## trial 80
==> flow/design.v (excerpt) <==
module microprocessor(
  input             clk,
  input             sys_rst,
  input      [15:0] din,
  output     [15:0] dout,
  output     [15:0] imem_addr,
  input      [31:0] imem_data,
  output     [15:0] dmem_addr,
  output            dmem_we,
  input      [15:0] dmem_rdata,
  output            halted
);
reg [31:0] IR;             
reg [15:0] GPR [31:0];     
reg [15:0] SGPR;           
reg [15:0] PC;
reg sign, zero, overflow, carry;
reg jmp_flag;
reg stop;
localparam [2:0] idle            = 3'd0;   
localparam [2:0] fetch_inst      = 3'd1;   
localparam [2:0] dec_exec_inst   = 3'd2;   
localparam [2:0] next_inst       = 3'd3;   
localparam [2:0] sense_halt      = 3'd4;   
reg [2:0] state, next_state;
wire [15:0] src1 = GPR[IR[21:17]];
wire [15:0] src2 = IR[16] ? IR[15:0] : GPR[IR[15:11]];
wire [15:0] rdv  = GPR[IR[26:22]];
wire [16:0] sum     = {1'b0, src1} + {1'b0, src2};
wire [15:0] diff    = src1 - src2;
wire [31:0] mul_res = src1 * src2;
wire [15:0] quot    = (src2 == 16'd0) ? 16'hFFFF : (src1 / src2);
reg        wr_en;
reg [15:0] wr_val;
reg        jmp_n;
reg        stop_n;
always @(*) begin
  wr_en  = 1'b1;
  wr_val = rdv;
  jmp_n  = 1'b0;
  stop_n = 1'b0;
  case (IR[31:27])
    5'b00000 : wr_val = SGPR;
    5'b00001     : wr_val = IR[16] ? IR[15:0] : src1;
    5'b00010     : wr_val = sum[15:0];
    5'b00011     : wr_val = diff;
    5'b00100     : wr_val = mul_res[15:0];
    5'b00101     : wr_val = quot;
    5'b00110     : wr_val = src1 | src2;
    5'b00111    : wr_val = src1 & src2;
    5'b01000    : wr_val = src1 ^ src2;
    5'b01001   : wr_val = src1 ~^ src2;
    5'b01010   : wr_val = ~(src1 & src2);
    5'b01011    : wr_val = ~(src1 | src2);
    5'b01100    : wr_val = IR[16] ? ~IR[15:0] : ~src1;
    5'b01111 : wr_val = dmem_rdata;
    default  : wr_en = 1'b0;
  endcase
  ...
Size in the first run: roughly 120 I/O pins.
export LEC_CHECK = 0
export ABC_AREA = 0
export CAP_MARGIN = 20
export CELL_PAD_IN_SITES_GLOBAL_PLACEMENT = 0
export CORE_MARGIN = 2
export CORE_UTILIZATION = 68
export CTS_CLUSTER_DIAMETER = 28
export GPL_ROUTABILITY_DRIVEN = 1
export GPL_TIMING_DRIVEN = 1
export MAX_ROUTING_LAYER = met4
export SETUP_SLACK_MARGIN = 3.73
export SLEW_MARGIN = 20
create_clock -name core_clock -period 28.9 [get_ports {clk}]
run.sh (not shown) runs the stock make flow with config.mk's settings and CLKGATE_MAP_FILE=.
Status(trial 80) = ERROR, stage = 5_1_grt
Edits applied to the flow inputs when going from trial 80 to build 57:
==> flow/config.mk <==
export PLATFORM = sky130hd
export DESIGN_NAME = microprocessor
export DESIGN_NICKNAME = microprocessor
export VERILOG_FILES = /design/flow/design.v
export SDC_FILE = /design/flow/constraint.sdc
export NUM_CORES = 4
export LEC_CHECK = 0
export ABC_AREA = 1
export CAP_MARGIN = 20
export CORE_MARGIN = 2
export CORE_UTILIZATION = 58
export SETUP_SLACK_MARGIN = 4.18
export SLEW_MARGIN = 20
==> flow/constraint.sdc <==
create_clock -name core_clock -period 16.3 [get_ports {clk}]
set_input_delay 3.2600 -clock core_clock [delete_from_list [all_inputs] [get_ports {clk}]]
set_output_delay 3.2600 -clock core_clock [all_outputs]
set_load 0.01 [all_outputs]
--- outcome ---
Build 57 ended with less starting density of the core than trial 80.
Build 57: all stages done; final checks FAILED (negative setup slack).
Number of standard cells after synthesis up about 50% in build 57 wrt trial 80
The post-placement setup slack in build 57 was lower than what trial 80 gave.

========
job 9168:
microprocessor again, from the RTL that the note above started with.
export LEC_CHECK = 0
export ABC_AREA = 0
export CAP_MARGIN = 20
export CELL_PAD_IN_SITES_GLOBAL_PLACEMENT = 0
export CORE_MARGIN = 2
export CORE_UTILIZATION = 64
export CTS_CLUSTER_DIAMETER = 28
export GPL_ROUTABILITY_DRIVEN = 1
export GPL_TIMING_DRIVEN = 1
export SLEW_MARGIN = 20
create_clock -name core_clock -period 28.9 [get_ports {clk}]
Completing all stages was not enough for job 9168: its layout failed the final checks because of setup timing.
### job 9168 -> job 2137
- an added CTS_CLUSTER_SIZE of 24
- an added SETUP_SLACK_MARGIN of 4.35
- a change of CORE_UTILIZATION from 64 to 72
- a deleted GPL_ROUTABILITY_DRIVEN that had been 1
- a deleted CTS_CLUSTER_DIAMETER that had been 28
- a deleted CELL_PAD_IN_SITES_GLOBAL_PLACEMENT that had been 0
- an added PLACE_DENSITY_LB_ADDON of 0.0
- a deleted GPL_TIMING_DRIVEN that had been 1
- a change of the clock period (ns, I/O delays scaled along) from 28.9 to 15.0
Findings:
- FAIL job 2137 @ global routing: tool exited with error
- The run showing the greater number of buffers created by CTS is job 9168.
- Comparing job 9168 against job 2137, there is no change at all in net count of the mapped netlist.
- Diff job 2137..job 9168 | cell area after synthesis | unchanged
- The higher die boundary height of job 2137 and job 9168 is in job 9168.
- Max post-placement cell count across job 2137 and job 9168: job 2137
- Job 2137 against job 9168: die size down 11%, share of the yosys chip area belonging to registers essentially unchanged, number of instances resized during post-cts repair picked up an extra about 600%, site row count went down by 6.
- Summary: with job 9168 as the reference, placer congestion estimate in job 2137 moved up by a few percent.
- Diff job 9168 -> job 2137 | core utilization before placement | increase of 8.1 points
The inputs of job 2816 differ from those of job 2137 as listed below.
- removing PLACE_DENSITY_LB_ADDON (formerly 0.0)
- removing ABC_AREA (formerly 0)
- removing SETUP_SLACK_MARGIN (formerly 4.35)
- changing CORE_UTILIZATION from 72 to 30
- removing CTS_CLUSTER_SIZE (formerly 24)
- changing the clock period (ns, I/O delays scaled along) from 15.0 to 26.2
Results
- Job 2137 -> job 2816: yosys-reported design area after synthesis delta 0, exact match
- Job 2137 has higher cell resize tally after clock tree synthesis than job 2816.
- Min share of the core filled by cells before placement across job 2816 and job 2137: job 2816
- On number of top-level design ports, job 2816 and job 2137 are basically level.
- Job 2816 finished all stages; layout check result: FAIL, due to setup timing.
- [compare] base=job 2137 new=job 2816: chip height picked up an extra 54%, number of CTS-inserted buffers picked up an extra 11.
- Job 2816 against job 2137: number of instances in the placed design higher; total number of H-tree levels shows an increase of 1; die size increased about 140%; setup slack at placement grew by 11.58 ns; die width shows an increase of 54%.
### job 2816 -> job 426
- CORE_UTILIZATION changed from 30 to 72
- MAX_ROUTING_LAYER newly set to met4
- the clock period (ns, I/O delays scaled along) changed from 26.2 to 28.3
[summary]
- Job 426 never completed, since it errored out during global routing.
- For the die area, job 426 came in 100000 sq um lower than job 2816 did.
- Minimum setup slack after placement, job 426 and job 2816, higher one = job 426.
- Row pre-placement core utilization: job 426 higher / job 2816 lower
